Setup of job 7973:
// adc_mul
module adc_mul                   
(
    input  logic         clk_i,                                                
    input  logic         rst_i,                                                
    input  logic [11:0]  x_i,                                                  
    input  logic [11:0]  y_i,                                                  
    input  logic [11:0]  z_i,                                                  
    output logic [11:0]  fp_o                                                  
); 
    logic [31:0]    x_fp;                                                        
    logic [31:0]    y_fp;                                                        
    logic [31:0]    z_fp;                                                        
    logic [31:0]    mul_o_fp;                                                    
    logic [31:0]    div_o_fp;                                                    
    logic [31:0]    x_ffp;                                                       
    fixed_to_float converter1 (	
								.clk_i	    (clk_i) ,
								.rst_i	    (rst_i) ,
                                .fixed_in   (x_i)  ,
                                .float_out  (x_fp)  
                               );    
    fixed_to_float converter2 (
	 							.clk_i	    (clk_i) ,
								.rst_i	    (rst_i) ,
                                .fixed_in   (y_i)   ,
                                .float_out  (y_fp)  
                              );
    fixed_to_float converter3 (
	 							.clk_i      (clk_i) ,
								.rst_i		(rst_i) ,
                                .fixed_in   (z_i)   ,
                                .float_out  (z_fp)  
                              );
    qdiv_f div1 (
		.clk_i		    (clk_i)		    ,
		.rst_i			(rst_i)		    ,
        .a_i            (y_fp)          ,
        .b_i            (z_fp)          ,
        .result_o       (div_o_fp)
    );
    always_ff @( posedge clk_i or posedge rst_i ) begin 
        if(rst_i)begin
            x_ffp <= '0;
        end
        else  begin
            x_ffp <= x_fp;
        end
    end    
    qmul_f mul1 (
		.clk_i 	    	(clk_i)			,
		.rst_i   		(rst_i)		    ,
        .a_i            (x_ffp)         ,
        .b_i            (div_o_fp)      ,
        .result_o       (mul_o_fp)
    );
    float_to_fixed converter4 (	
  ...
==> flow/config.mk <==
export PLATFORM = sky130hd
export DESIGN_NAME = adc_mul
export DESIGN_NICKNAME = adc_mul
export VERILOG_FILES = /design/flow/design.v
export SDC_FILE = /design/flow/constraint.sdc
export NUM_CORES = 4
export LEC_CHECK = 0
export ABC_AREA = 1
export CAP_MARGIN = 20
export CELL_PAD_IN_SITES_DETAIL_PLACEMENT = 1
export CORE_ASPECT_RATIO = 1.48
export CORE_MARGIN = 10
export CORE_UTILIZATION = 18
export CTS_CLUSTER_SIZE = 61
export GPL_ROUTABILITY_DRIVEN = 0
export GPL_TIMING_DRIVEN = 0
export HOLD_SLACK_MARGIN = -0.06
export MIN_ROUTING_LAYER = met2
export PLACE_DENSITY_LB_ADDON = 0.12
export SLEW_MARGIN = 0
==> flow/constraint.sdc <==
create_clock -name core_clock -period 140.0 [get_ports {clk_i}]
set_input_delay 28.0000 -clock core_clock [delete_from_list [all_inputs] [get_ports {clk_i}]]
set_output_delay 28.0000 -clock core_clock [all_outputs]
set_load 0.01 [all_outputs]
run.sh (not shown) runs the stock make flow with config.mk's settings and CLKGATE_MAP_FILE=.
Job 7973 | status: complete | timing, DRC, antenna: pass
Edits applied to the flow inputs when going from job 7973 to job 679:
# job 7973
export LEC_CHECK = 0
export ABC_AREA = 1
export CAP_MARGIN = 20
export CELL_PAD_IN_SITES_DETAIL_PLACEMENT = 1
export CORE_ASPECT_RATIO = 1.48
export CORE_MARGIN = 10
export CORE_UTILIZATION = 18
export CTS_CLUSTER_SIZE = 61
export GPL_ROUTABILITY_DRIVEN = 0
export GPL_TIMING_DRIVEN = 0
export HOLD_SLACK_MARGIN = -0.06
export MIN_ROUTING_LAYER = met2
export PLACE_DENSITY_LB_ADDON = 0.12
export SLEW_MARGIN = 0
create_clock -name core_clock -period 140.0 [get_ports {clk_i}]
# job 679
export LEC_CHECK = 0
export ABC_AREA = 1
export CAP_MARGIN = 20
export CORE_MARGIN = 2
export CORE_UTILIZATION = 72
export SLEW_MARGIN = 20
create_clock -name core_clock -period 106.0 [get_ports {clk_i}]
[summary]
Measured against each other, job 679 and job 7973 differ in cell area after placement, the lower figure coming from job 679. Sort job 679 and job 7973 by maximum number of pins on one net before global-route repair asc -> top: job 679. Changes observed in job 679 relative to job 7973: core utilization moved up; highest clock frequency the design can meet now larger; hold slack shrank by 0.0092 ns. The met3 track utilization from global routing reported for job 679 is smaller than that of job 7973 by 20 points. Job 679 — transition at the pin with the smallest max-transition slack 0.033 ns lower, job 7973 as reference. On share of the cycle needed by the critical path after routing, the higher figure sits with job 679, not job 7973. | core region area | job 679 vs job 7973 | better |. The higher detailed-route wire length came out of job 7973. The footprint of the flip-flops and latches on job 679 is in line with that on job 7973.
Inputs modified between job 679 and job 8843:
# job 679
export LEC_CHECK = 0
export ABC_AREA = 1
export CAP_MARGIN = 20
export CORE_MARGIN = 2
export CORE_UTILIZATION = 72
export SLEW_MARGIN = 20
create_clock -name core_clock -period 106.0 [get_ports {clk_i}]
# job 8843
export LEC_CHECK = 0
export CAP_MARGIN = 20
export CORE_MARGIN = 2
export CORE_UTILIZATION = 58
export SLEW_MARGIN = 20
create_clock -name core_clock -period 50.2 [get_ports {clk_i}]
Results
- Run comparison: job 8843 startpoint of the worst setup timing path converter3.float_out[30]; job 679 startpoint of the worst setup timing path converter3.float_out[12]
- The total inserted antenna cells in job 8843 sits 7 above the value recorded for job 679.
- [job 8843] flow finished | final checks: failed | reasons: setup timing
- Highest achievable clock rate for job 8843: 0.16 MHz down relative to job 679
- When job 8843 is set beside job 679, its sequential-to-total area share from yosys stat turns out to be 0.55 points larger.

---

## run 1
Starting RTL as in the previous note.
## adc_mul
module adc_mul                   
(
    input  logic         clk_i,                                                
    input  logic         rst_i,                                                
    input  logic [11:0]  x_i,                                                  
    input  logic [11:0]  y_i,                                                  
    input  logic [11:0]  z_i,                                                  
    output logic [11:0]  fp_o                                                  
);
make LEC_CHECK=0 ABC_AREA=1 CAP_MARGIN=20 CORE_MARGIN=2 CORE_UTILIZATION=72 CTS_CLUSTER_DIAMETER=342 HOLD_SLACK_MARGIN=-0.1 MAX_ROUTING_LAYER=met4 PLACE_DENSITY=0.66 SLEW_MARGIN=20 TNS_END_PERCENT=5 finish   # period 63.5 ns
Run 1: it failed with a tool error in global routing, so there are no final results.
### run 1 -> run 2
diff --git a/flow/config.mk b/flow/config.mk
--- a/flow/config.mk
+++ b/flow/config.mk
@@ -8 +7,0 @@
-export ABC_AREA = 1
@@ -11,3 +10 @@
-export CORE_UTILIZATION = 72
-export CTS_CLUSTER_DIAMETER = 342
-export HOLD_SLACK_MARGIN = -0.1
+export CORE_UTILIZATION = 67
@@ -15 +11,0 @@
-export PLACE_DENSITY = 0.66
@@ -17 +12,0 @@
-export TNS_END_PERCENT = 5
==> flow/constraint.sdc <==
create_clock -name core_clock -period 84.4 [get_ports {clk_i}]
set_input_delay 16.8800 -clock core_clock [delete_from_list [all_inputs] [get_ports {clk_i}]]
set_output_delay 16.8800 -clock core_clock [all_outputs]
set_load 0.01 [all_outputs]
==> results <==
Run 2 finished all stages; however, its layout fails the closing checks, the failures being setup timing.
| Yosys chip area | run 2 vs run 1 | about 7.5% lower |
Compared with run 1, in run 2 area fraction in mux cells saw an increase; area fraction in full adders, half adders and majority gates grew by 1.7 points.
Compared with run 1, count of placed standard cells including taps in run 2 decreased by more than 10%.
Between run 2 and run 1, it is run 2 whose total nets after synthesis is lower, by 1821.
Cell area after placement: run 1 and run 2 compared, higher one is run 1
Mapped cell area for run 2: 4000 um2 down relative to run 1
Diff run 1 and run 2: area of the core lower in run 2
Input changes introduced in run 3 (baseline for comparison: run 2):
diff --git a/flow/config.mk b/flow/config.mk
--- a/flow/config.mk
+++ b/flow/config.mk
@@ -7,0 +8 @@
+export ABC_AREA = 1
@@ -10,2 +11 @@
-export CORE_UTILIZATION = 67
-export MAX_ROUTING_LAYER = met4
+export CORE_UTILIZATION = 58
==> flow/constraint.sdc <==
create_clock -name core_clock -period 77.7 [get_ports {clk_i}]
set_input_delay 15.5400 -clock core_clock [delete_from_list [all_inputs] [get_ports {clk_i}]]
set_output_delay 15.5400 -clock core_clock [all_outputs]
set_load 0.01 [all_outputs]
- Run 3 finished every stage and its layout cleared the timing, DRC and antenna checks.
- Summary of the comparison: maximum number of pins on one net before global-route repair is higher in run 3, relative to run 2.
- Looking at via count, run 3 sits 1500 below run 2.
- As far as number of I/O pins goes, run 3 and run 2 are indistinguishable; the numbers are identical.
- Distinct cell type count after synthesis ended up about 44% lower on run 3 than on run 2.
Setup changes, run 3 to run 4
diff --git a/flow/config.mk b/flow/config.mk
--- a/flow/config.mk
+++ b/flow/config.mk
@@ -8 +7,0 @@
-export ABC_AREA = 1
@@ -11 +10 @@
-export CORE_UTILIZATION = 58
+export CORE_UTILIZATION = 40
==> flow/constraint.sdc <==
create_clock -name core_clock -period 95.0 [get_ports {clk_i}]
set_input_delay 19.0000 -clock core_clock [delete_from_list [all_inputs] [get_ports {clk_i}]]
set_output_delay 19.0000 -clock core_clock [all_outputs]
set_load 0.01 [all_outputs]
Status: global-route wire length before repair parity (run 3, run 4)
Run 3 ended up with more cell instances than run 4 did.
Number of instances in the synthesized netlist, run 4 vs run 3: down by more than 10%
Going from run 3 to run 4, total area of sequential cells roughly the same, setup slack at placement saw a decrease, area figure in the yosys stat output fell by 7.5%, count of clock-buffer cells in the layout higher, layout overhead on the synthesized area rose 6.2 points.
For run 5, these inputs were changed with respect to run 4:
diff --git a/flow/config.mk b/flow/config.mk
--- a/flow/config.mk
+++ b/flow/config.mk
@@ -9,3 +9,11 @@
-export CORE_MARGIN = 2
-export CORE_UTILIZATION = 40
-export SLEW_MARGIN = 20
+export CELL_PAD_IN_SITES_GLOBAL_PLACEMENT = 1
+export CORE_ASPECT_RATIO = 0.5
+export CORE_MARGIN = 8
+export CORE_UTILIZATION = 56
+export CTS_CLUSTER_DIAMETER = 87
+export CTS_CLUSTER_SIZE = 98
+export GPL_ROUTABILITY_DRIVEN = 0
+export HOLD_SLACK_MARGIN = 0.3
+export PLACE_DENSITY_LB_ADDON = 0.02
+export SLEW_MARGIN = 10
+export TNS_END_PERCENT = 25
### Flow results
Core utilization of the finished layout, run 5 and run 4, higher one = run 5.
Diff run 4 -> run 5: total of clock buffers placed in the layout has decreased, register cell area after layout has remained practically unchanged.
[compare] base=run 4 new=run 5: final wirelength went down by about 2%; non-clock buffer count shrank by about 3.5%; count of clock tree sinks flat.
--- input diff run 5..run 6 ---
==> flow/config.mk <==
export PLATFORM = sky130hd
export DESIGN_NAME = adc_mul
export DESIGN_NICKNAME = adc_mul
export VERILOG_FILES = /design/flow/design.v
export SDC_FILE = /design/flow/constraint.sdc
export NUM_CORES = 4
export LEC_CHECK = 0
export CAP_MARGIN = 20
export CORE_MARGIN = 2
export CORE_UTILIZATION = 58
export SLEW_MARGIN = 20
==> flow/constraint.sdc <==
create_clock -name core_clock -period 81.2 [get_ports {clk_i}]
set_input_delay 16.2400 -clock core_clock [delete_from_list [all_inputs] [get_ports {clk_i}]]
set_output_delay 16.2400 -clock core_clock [all_outputs]
set_load 0.01 [all_outputs]
Findings:
In run 6 the implementation completed, yet the final layout does not meet the checks, the culprit being setup timing. Sort run 6 and run 5 by slack of the worst reg-to-reg path asc -> top: run 6. Going from run 5 to run 6, die area shrank by more than 10%. From run 5 to run 6 the numbers moved as follows: layout net count increased by 1800 relative to the old numbers, sequential share of layout area now smaller. Diff run 5 -> run 6: met1 demand-to-capacity share in global routing rose by 6.4 points; non-clock buffer total of the final layout rose by 430%. Setup WNS run 5 -> run 6: worse. Inserted tap cell count: run 6 lower than run 5. Taking run 6 as 1.0, run 5 lands at 0.817 on final standard cell count with taps included and fillers excluded. Run 6 against run 5; critical path depth is down slightly.

---

build 6:
Starting RTL as in the previous note.
Settings: LEC_CHECK=0, ABC_AREA=1, CAP_MARGIN=15, CORE_ASPECT_RATIO=0.74, CORE_MARGIN=2, CORE_UTILIZATION=72, CTS_CLUSTER_DIAMETER=374, CTS_CLUSTER_SIZE=95, SETUP_SLACK_MARGIN=1.93, SLEW_MARGIN=20, TNS_END_PERCENT=15; clock period 37.4 ns.
Build 6 is listed as incomplete: the tool reported an error in 4_1_cts and the run ended there.
diff inputs: build 6 => build 44
# build 6
export LEC_CHECK = 0
export ABC_AREA = 1
export CAP_MARGIN = 15
export CORE_ASPECT_RATIO = 0.74
export CORE_MARGIN = 2
export CORE_UTILIZATION = 72
export CTS_CLUSTER_DIAMETER = 374
export CTS_CLUSTER_SIZE = 95
export SETUP_SLACK_MARGIN = 1.93
export SLEW_MARGIN = 20
export TNS_END_PERCENT = 15
create_clock -name core_clock -period 37.4 [get_ports {clk_i}]
# build 44
export LEC_CHECK = 0
export ABC_AREA = 1
export CAP_MARGIN = 15
export CORE_MARGIN = 2
export CORE_UTILIZATION = 72
export CTS_CLUSTER_DIAMETER = 301
export CTS_CLUSTER_SIZE = 15
export SLEW_MARGIN = 20
create_clock -name core_clock -period 80.5 [get_ports {clk_i}]
Notes after the runs:
Across build 6 and build 44, a clean result was obtained everywhere but in build 6. Build 6: it failed with a tool error in 4_1_cts, so there are no final results. Taking build 6 over build 44, the height of the die ratio works out to 0.862. Re synthesized cell count: no difference whatsoever between build 6 and build 44. Relative to build 6, overall die width has gone down in build 44. Taking build 6 as the reference point, the routability-driven placement congestion ratio of build 44 falls by 0.036. For total die area, build 6 and build 44 come out practically identical. | floorplan core density | build 6 vs build 44 | ≈ equal |. Number of instances in the placed design (build 44 vs. build 6) decreases by more than 10%.
diff inputs: build 44 => build 63
# build 44
export LEC_CHECK = 0
export ABC_AREA = 1
export CAP_MARGIN = 15
export CORE_MARGIN = 2
export CORE_UTILIZATION = 72
export CTS_CLUSTER_DIAMETER = 301
export CTS_CLUSTER_SIZE = 15
export SLEW_MARGIN = 20
create_clock -name core_clock -period 80.5 [get_ports {clk_i}]
# build 63
export LEC_CHECK = 0
export CAP_MARGIN = 15
export CORE_MARGIN = 2
export CORE_UTILIZATION = 72
export SLEW_MARGIN = 20
create_clock -name core_clock -period 80.5 [get_ports {clk_i}]
==> comparison <==
The flow ended early for build 63: it failed with a tool error in 4_1_cts. Build 63 against build 44: area of the core moved down; post-synthesis simple-gate area fraction moved down; share of synthesized cell area in and-or and or-and compound cells moved up; die area moved down. From build 44 to build 63 the numbers moved as follows: area of the synthesized netlist per yosys stat shows a reduction of about 7.5%, fraction of the core area occupied by cells at floorplan rose 0.20 points.
## Diff of input files: build 87 against build 63
# build 63
export LEC_CHECK = 0
export CAP_MARGIN = 15
export CORE_MARGIN = 2
export CORE_UTILIZATION = 72
export SLEW_MARGIN = 20
create_clock -name core_clock -period 80.5 [get_ports {clk_i}]
# build 87
export LEC_CHECK = 0
export ABC_AREA = 1
export CAP_MARGIN = 15
export CORE_MARGIN = 2
export CORE_UTILIZATION = 72
export CTS_CLUSTER_DIAMETER = 274
export CTS_CLUSTER_SIZE = 16
export SLEW_MARGIN = 20
create_clock -name core_clock -period 80.5 [get_ports {clk_i}]
Findings:
Build 87 closes out successfully: all stages finished, all timing, DRC and antenna checks passed.
Delta (build 87 minus build 63): yosys stat chip area climbed about 8%, sequential fraction of the synthesis area dropped 0.55 points, simple-gate portion of the synthesized area climbed 12 points, fraction of registers with async set or reset after synthesis barely changed.
Post-placement cell count of build 87 exceeds that of build 63 slightly.
Build 87 against build 63: number of nets at floorplan has increased, unique cell type count in the Yosys netlist has decreased.
[inputs] build 51 vs build 87
# build 87
export LEC_CHECK = 0
export ABC_AREA = 1
export CAP_MARGIN = 15
export CORE_MARGIN = 2
export CORE_UTILIZATION = 72
export CTS_CLUSTER_DIAMETER = 274
export CTS_CLUSTER_SIZE = 16
export SLEW_MARGIN = 20
create_clock -name core_clock -period 80.5 [get_ports {clk_i}]
# build 51
export LEC_CHECK = 0
export ABC_AREA = 1
export CAP_MARGIN = 15
export CORE_MARGIN = 2
export CORE_UTILIZATION = 72
export CTS_CLUSTER_DIAMETER = 374
export CTS_CLUSTER_SIZE = 95
export SLEW_MARGIN = 20
export TNS_END_PERCENT = 15
create_clock -name core_clock -period 37.4 [get_ports {clk_i}]
Results
- Status: build 51 FAILED at 4_1_cts (tool error)
- Re horizontal die size: no difference whatsoever between build 87 and build 51.
- The number of placed cells counting well taps number comes out lower for build 87 vs build 51.
- Taking build 51 as 1.0, build 87 lands at 0.65 on HPWL reported at the end of detailed placement.
